==> inputs of v30 <==
==> flow/design.v <==
module Adder(
	input [31:0] in1,
	input [31:0] in2, 
	output [31:0] out);
	assign out = in1+in2;
endmodule 
module And(
	input a,
	input b,
	output c);
	assign c = a&b;
endmodule 
module BranchPC (
	input [31:0] pcPlus4,
	input [31:0] imm,
	output reg [31:0] branchPc);
	always @(pcPlus4 or imm) begin
		branchPc = pcPlus4 + (imm<<2);
	end
endmodule
module JumpPC(
	input [31:0] nextPc,
	input [31:0] inst,
	output reg [31:0] jumpPc);
	always @(nextPc or inst) begin
		jumpPc[1:0] = 2'b00;
		jumpPc[27:2] = inst[25:0];
		jumpPc[31:28] = nextPc[31:28];
	end 
endmodule 
module Mux5 (
	input [4:0] in1,
	input [4:0] in2, 
	input sel,
	output reg [4:0] out);
	always @(in1 or in2 or sel) begin
		if(sel == 0) begin out = in1; end
		else begin out = in2; end
	end
endmodule 
module Mux32 (
	input [31:0] in1,
	input [31:0] in2, 
	input sel,
	output reg [31:0] out);
	always @(in1 or in2 or sel) begin
		if(sel == 0) begin out = in1; end
		else begin out = in2; end
	end
endmodule 
module SignExtend16(
	input [15:0] in,
	output reg [31:0] out);
	always @(in) begin
		out[15:0] = in;
		out[31:16] = {16{in[15]}};
	end
endmodule
module ALU_Control(
	input [5:0] opcode,
	input [5:0] funct,
	output reg[5:0] CONTROL_ALU_BITS);
	always @(opcode or funct) begin
		case(opcode)
			6'b000000:  
				begin CONTROL_ALU_BITS = funct; end
			6'b001000:  
				begin CONTROL_ALU_BITS = 6'b100000; end
			6'b001001:  
				begin CONTROL_ALU_BITS = 6'b100001; end
			6'b001100:  
				begin CONTROL_ALU_BITS = 6'b100100; end
			6'b001101:  
				begin CONTROL_ALU_BITS = 6'b100101; end
			6'b001010:  
				begin CONTROL_ALU_BITS = 6'b101010; end
			6'b001011:  
				begin CONTROL_ALU_BITS = 6'b101011; end
			6'b001110:  
				begin CONTROL_ALU_BITS = 6'b100110; end
			6'b100000, 6'b100011, 6'b101000, 6'b101011:  
				begin CONTROL_ALU_BITS = 6'b100001; end
			6'b001111:  
				begin CONTROL_ALU_BITS = 6'b111000; end
			6'b000100:  
				begin CONTROL_ALU_BITS = 6'b110000; end
			6'b000101:  
				begin CONTROL_ALU_BITS = 6'b110001; end
			6'b000111:  
				begin CONTROL_ALU_BITS = 6'b110010; end
			6'b000110:  
				begin CONTROL_ALU_BITS = 6'b110011; end
			6'b000001:  
				begin CONTROL_ALU_BITS = funct; end
			default: CONTROL_ALU_BITS = 6'b111111;
		endcase
	end
endmodule
module ALU (
	input signed [31:0] in1,
	input signed [31:0] in2,
	input [5:0] CONTROL_ALU_BITS,
	output reg[31:0] out, 
	output reg zero);
	reg [31:0] unsigned_in1;
	reg [31:0] unsigned_in2;
	always @(in1 or in2 or CONTROL_ALU_BITS) begin
		unsigned_in1 = in1;
		unsigned_in2 = in2;
		out = 32'd0; zero = 1'b0;
		case(CONTROL_ALU_BITS) 
			6'b100000:    
				begin out = in1 + in2; zero = 1'b0; end
			6'b100001:    
				begin out = in1 + in2; zero = 1'b0; end 
			6'b100100:    
				begin out = in1 & in2; zero = 1'b0; end
			6'b100101:    
				begin out = in1 | in2; zero = 1'b0; end
			6'b100110:    
				begin out = in1 ^ in2; zero = 1'b0; end
			6'b100010:    
				begin out = in1 - in2; zero = 1'b0; end
			6'b100011:    
				begin out = in1 - in2; zero = 1'b0; end
			6'b000000, 6'b000100:    
				begin out = unsigned_in1 << unsigned_in2; zero = 1'b0; end
			6'b000011:    
				begin out = unsigned_in1 >> unsigned_in2; zero = 1'b0; end
			6'b000010:    
				begin out = unsigned_in1 >> unsigned_in2; zero = 1'b0; end
			6'b000110:    
				begin out = unsigned_in1 >> unsigned_in2; zero = 1'b0; end
			6'b101010:   
				begin if (in1<in2) begin out = 32'd1; end else begin out = 32'd0; end zero=1'b0; end
			6'b101011:    
				begin 
					if (unsigned_in1<unsigned_in2) begin out = 32'd1; end else begin out = 32'd0; end zero=1'b0; end
			6'b001000:  
				begin out = in1; zero=1'b0; end
			6'b111000:  
				begin out = {in2[15:0], 16'd0}; zero=1'b0; end
			6'b110000:  
				begin out = 32'd0; zero = in1 == in2; end
			6'b110001:  
				begin out = 32'd0; zero = in1 != in2; end
			6'b110010:  
				begin out = 32'd0; zero = in1 > 0; end
			6'b110011:  
				begin out = 32'd0; zero = in1 <= 0; end
			6'b110100:  
				begin out = 32'd0; zero = in1 >= 0; end
			6'b110101:  
				begin out = 32'd0; zero = in1 < 0; end
			default: begin out = 32'd0; zero = 1'b0; end
		endcase
	end
endmodule 
module RegisterFile(
	input Clk,
	input Rst,
	input [4:0] readReg1,
	input [4:0] readReg2,
	input [4:0] writeReg,
	input [31:0] writeData,
	input CONTROL_REG_WRITE,
	output reg[31:0] readData1,
	output reg[31:0] readData2);
	reg [31:0] memory[7:0];
	integer i;
	always @(posedge Clk) begin
		if (Rst) begin
			for (i = 0; i < 8; i = i + 1) memory[i] <= (i == 1) ? 32'h00000001 : 32'h00000000;
		end else if (CONTROL_REG_WRITE == 1) begin
			memory[writeReg[2:0]] <= writeData;
		end
	end
	always @(*) begin
		readData1 = memory[readReg1[2:0]];
		readData2 = memory[readReg2[2:0]];
	end
endmodule 
module Core
(
  input Clk,
  input Rst,
  input [31:0] instruction,
  input [31:0] regData1,
  input [31:0] regData2,
  input [31:0] ramOutput,
  output reg CONTROL_REG_WRITE,
  output reg CONTROL_MEM_READ,
  output reg CONTROL_MEM_WRITE,
  output reg CONTROL_BRANCH,
  output reg [4:0] readReg1,
  output reg [4:0] readReg2,
  output [4:0] writeReg,
  output [31:0] aluOutput,
  output [31:0] writeRegData,
  output reg [31:0] PC
);
	reg CONTROL_REG_DST, CONTROL_ALU_SRC, CONTROL_MEM_TO_REG;
	reg CONTROL_JUMP, CONTROL_JUMP_REGISTER, CONTROL_LINK;
	wire CONTROL_BRANCH_SELECT;
	wire [5:0] CONTROL_ALU_BITS;
	reg [5:0] funct;
	wire [31:0] aluInput1;
	wire [31:0] aluInput2;
	wire aluZero;
	wire [31:0] pcPlus4;
	wire [31:0] jumpPc;
	wire [31:0] branchPc;
	wire [31:0] afterBranchPc;
	wire [31:0] nextPc;
	wire [31:0] afterJumpPc;
	reg [5:0]opcode;reg [4:0]s;reg [4:0]t;reg [4:0]d;reg [15:0]immediate;reg [4:0] shift;
	wire [31:0] signExtendedImmediate;
	Mux5 writeRegMux(t, d, CONTROL_REG_DST, writeReg);
	Mux32 alu1Mux(regData1, 32'd0, 1'b0, aluInput1);
	Mux32 alu2Mux(regData2, signExtendedImmediate, CONTROL_ALU_SRC, aluInput2);
	SignExtend16 immSignExtend(immediate, signExtendedImmediate);
	ALU_Control aluControl(opcode, funct, CONTROL_ALU_BITS);
	ALU alu(aluInput1, aluInput2, CONTROL_ALU_BITS, aluOutput, aluZero);
	wire [31:0] tempPc = PC;
	wire [31:0] tempIns = instruction;
	Adder pcAdder(tempPc, 32'h00000004, pcPlus4);
	JumpPC gettingJumpPc(pcPlus4, tempIns, jumpPc);
	BranchPC gettingBranchPc(pcPlus4, signExtendedImmediate, branchPc);
	And branchAnd(aluZero, CONTROL_BRANCH, CONTROL_BRANCH_SELECT);
	Mux32 branchSelectPC(pcPlus4, branchPc, CONTROL_BRANCH_SELECT, afterBranchPc);
	Mux32 jumpSelectPC(afterBranchPc, jumpPc, CONTROL_JUMP, afterJumpPc);
	Mux32 jumpRegisterSelectPC(afterJumpPc, aluOutput, CONTROL_JUMP_REGISTER, nextPc);
	wire[31:0] afterMemOutput;
	Mux32 writeRegDataMux(aluOutput, ramOutput, CONTROL_MEM_TO_REG, afterMemOutput);
	Mux32 writeLinkPCMux(afterMemOutput, pcPlus4, CONTROL_LINK, writeRegData);
	always @(posedge Clk) begin
		if (Rst) PC <= 32'h00000000;
		else PC <= nextPc;
	end
	always @(*) begin
		opcode = instruction[31:26];
		s = instruction[25:21];
		readReg1 = instruction[25:21];
		readReg2 = instruction[20:16];
		t = instruction[20:16];
		d = instruction[15:11];
		immediate = instruction[15:0];
		shift = instruction[10:6];
		funct = instruction[5:0];
		CONTROL_REG_DST = 0;
		CONTROL_ALU_SRC = 0;
		CONTROL_REG_WRITE = 0;
		CONTROL_MEM_TO_REG = 0;
		CONTROL_MEM_READ = 0;
		CONTROL_MEM_WRITE = 0;
		CONTROL_BRANCH = 0;
		CONTROL_JUMP = 0;
		CONTROL_LINK = 0;
		CONTROL_JUMP_REGISTER = 0;
		case(opcode)
			6'b000000:  begin      
				CONTROL_REG_DST = 1;
				if(funct == 6'b001000) begin CONTROL_JUMP_REGISTER = 1'b1; CONTROL_REG_WRITE = 1'b0; end
				else begin CONTROL_JUMP_REGISTER = 1'b0; CONTROL_REG_WRITE = 1'b1; end
				end
			6'b001000, 6'b001001, 6'b001100, 6'b001101, 6'b001010, 6'b001011, 6'b001110:  begin      
				CONTROL_ALU_SRC = 1;
				CONTROL_REG_WRITE = 1;
				end
			6'b100000, 6'b100011: begin   
				CONTROL_ALU_SRC = 1;
				CONTROL_REG_WRITE = 1;
				CONTROL_MEM_TO_REG = 1;
				CONTROL_MEM_READ = 1;
				end
			6'b101000, 6'b101011: begin   
				CONTROL_ALU_SRC = 1;
				CONTROL_MEM_WRITE = 1;
				end
			6'b001111: begin   
				CONTROL_ALU_SRC = 1;
				CONTROL_REG_WRITE = 1;
				end
			6'b000010: begin   
				CONTROL_JUMP = 1;
				end
			6'b000011: begin  
				d = 5'h1f;
				CONTROL_REG_DST = 1;
				CONTROL_REG_WRITE = 1;
				CONTROL_JUMP = 1;
				CONTROL_LINK = 1;
				end
			6'b000100, 6'b000111, 6'b000110, 6'b000101: begin  
				CONTROL_BRANCH = 1;
				end
			6'b000001: begin  
				funct = 6'b111111;
				if (t==5'b00000) begin CONTROL_BRANCH = 1; funct=6'b110100; end
				if (t==5'b10000) begin CONTROL_BRANCH = 1; CONTROL_LINK = 1; CONTROL_REG_WRITE = 1; CONTROL_REG_DST = 1; d = 5'h1f; funct=6'b110100; end
				if (t==5'b00001) begin CONTROL_BRANCH = 1; funct=6'b110101; end
				if (t==5'b10001) begin CONTROL_BRANCH = 1; CONTROL_LINK = 1; CONTROL_REG_WRITE = 1; CONTROL_REG_DST = 1; d = 5'h1f; funct=6'b110101; end
				end
			default: ;
		endcase
	end
endmodule
module mips_cpu (
  input         clk,
  input         rst,
  output [31:0] imem_addr,
  input  [31:0] imem_rdata,
  output [31:0] dmem_addr,
  output [31:0] dmem_wdata,
  output        dmem_we,
  output        dmem_re,
  input  [31:0] dmem_rdata,
  output        reg_we,
  output [4:0]  reg_waddr,
  output [31:0] reg_wdata
);
  wire [4:0] readReg1, readReg2;
  wire [31:0] regData1, regData2;
  wire branch;
  RegisterFile register(clk, rst, readReg1, readReg2, reg_waddr, reg_wdata, reg_we, regData1, regData2);
  Core core(clk, rst, imem_rdata, regData1, regData2, dmem_rdata, reg_we, dmem_re, dmem_we,
    branch, readReg1, readReg2, reg_waddr, dmem_addr, reg_wdata, imem_addr);
  assign dmem_wdata = regData2;
endmodule
==> flow/run.sh <==
#!/bin/bash
# the make line also repeats each setting of config.mk as NAME=value (left out here)
make -C /OpenROAD-flow-scripts/flow DESIGN_CONFIG=/design/flow/config.mk WORK_HOME=/design/flow/orfs CLKGATE_MAP_FILE= finish
==> flow/config.mk <==
export PLATFORM = sky130hd
export DESIGN_NAME = mips_cpu
export DESIGN_NICKNAME = mips_cpu
export VERILOG_FILES = /design/flow/design.v
export SDC_FILE = /design/flow/constraint.sdc
export NUM_CORES = 4
export LEC_CHECK = 0
export CAP_MARGIN = 20
export CORE_MARGIN = 2
export CORE_UTILIZATION = 40
export GPL_TIMING_DRIVEN = 0
export PLACE_DENSITY = 0.63
export SLEW_MARGIN = 20
export TNS_END_PERCENT = 30
==> flow/constraint.sdc <==
create_clock -name core_clock -period 10.5 [get_ports {clk}]
set_input_delay 2.1000 -clock core_clock [delete_from_list [all_inputs] [get_ports {clk}]]
set_output_delay 2.1000 -clock core_clock [all_outputs]
set_load 0.01 [all_outputs]
==> inputs of v23, as changes to v30 <==
- CORE_UTILIZATION: 40 -> 48
- GPL_TIMING_DRIVEN: 0 -> unset
- PLACE_DENSITY: 0.63 -> unset
- SETUP_SLACK_MARGIN: unset -> 1.78
- TNS_END_PERCENT: 30 -> unset
==> flow/constraint.sdc (replaced) <==
create_clock -name core_clock -period 6.04 [get_ports {clk}]
set_input_delay 1.2080 -clock core_clock [delete_from_list [all_inputs] [get_ports {clk}]]
set_output_delay 1.2080 -clock core_clock [all_outputs]
set_load 0.01 [all_outputs]
==> inputs of v18, as changes to v30 <==
- ABC_AREA: unset -> 1
- CORE_UTILIZATION: 40 -> 72
- CTS_CLUSTER_DIAMETER: unset -> 336
- CTS_CLUSTER_SIZE: unset -> 97
- GPL_TIMING_DRIVEN: 0 -> unset
- PLACE_DENSITY: 0.63 -> 0.37
- TNS_END_PERCENT: 30 -> unset
==> flow/constraint.sdc (replaced) <==
create_clock -name core_clock -period 2.22 [get_ports {clk}]
set_input_delay 0.4440 -clock core_clock [delete_from_list [all_inputs] [get_ports {clk}]]
set_output_delay 0.4440 -clock core_clock [all_outputs]
set_load 0.01 [all_outputs]
==> results <==
|  | v30 | v18 | v23 |
|---|---|---|---|
| Status | failed layout checks | did not finish | did not finish |
| Failing step | - | detailed placement (3_5_place_dp) | global routing (5_1_grt) |
| Violated checks | negative setup slack | - | - |
| Buffer type at the clock tree root | clkbuf_16 | - | clkbuf_16 |
| Setup slack at placement | -3.14 ns | - | -1.85 ns |
| Sequential share of the synthesized area | 0.291 | 0.293 | 0.291 |
| Number of H-tree levels | 1 | - | 1 |
| Area enclosed by the die boundary | 73800 µm² | 41100 µm² | 61700 µm² |
| Syn Inst Count | 3253 | 4434 | 3253 |
| TritonCTS buffer count | 26 | - | 27 |
| Ao+oa area frac | 0.240 | 0.197 | 0.240 |
| Mapped cell area | 28700 µm² | 28400 µm² | 28700 µm² |
| Core ar. | 71200 µm² | 38800 µm² | 59000 µm² |
| Post-CTS Hold Fix Bufs | 0 | - | 0 |
| Chip area line of the yosys report | 28700 µm² | 28400 µm² | 28700 µm² |
| Area leader share | 0.268 | 0.271 | 0.268 |
| Number of gates resized after cts | 211 | - | 873 |
| Yosys xor share | 0.0202 | 0.0200 | 0.0202 |
| Vertical die dimension | 272 µm | 203 µm | 248 µm |
| Area fraction in full adders, half adders and majority gates | 0.0606 | 0.0611 | 0.0606 |
| Syn avg cell area | 8.81 µm² | 6.41 µm² | 8.81 µm² |
| Post-detailed-placement half-perimeter wirelength | 147000 µm | - | 141000 µm |
| Number of distinct library cells after synthesis | 106 | 61 | 106 |
| Floorplan Nets | 3456 | 4637 | 3456 |
| Placed Area | 32100 µm² | - | 39500 µm² |
| Count of placed standard cells including taps | 4411 | - | 5037 |
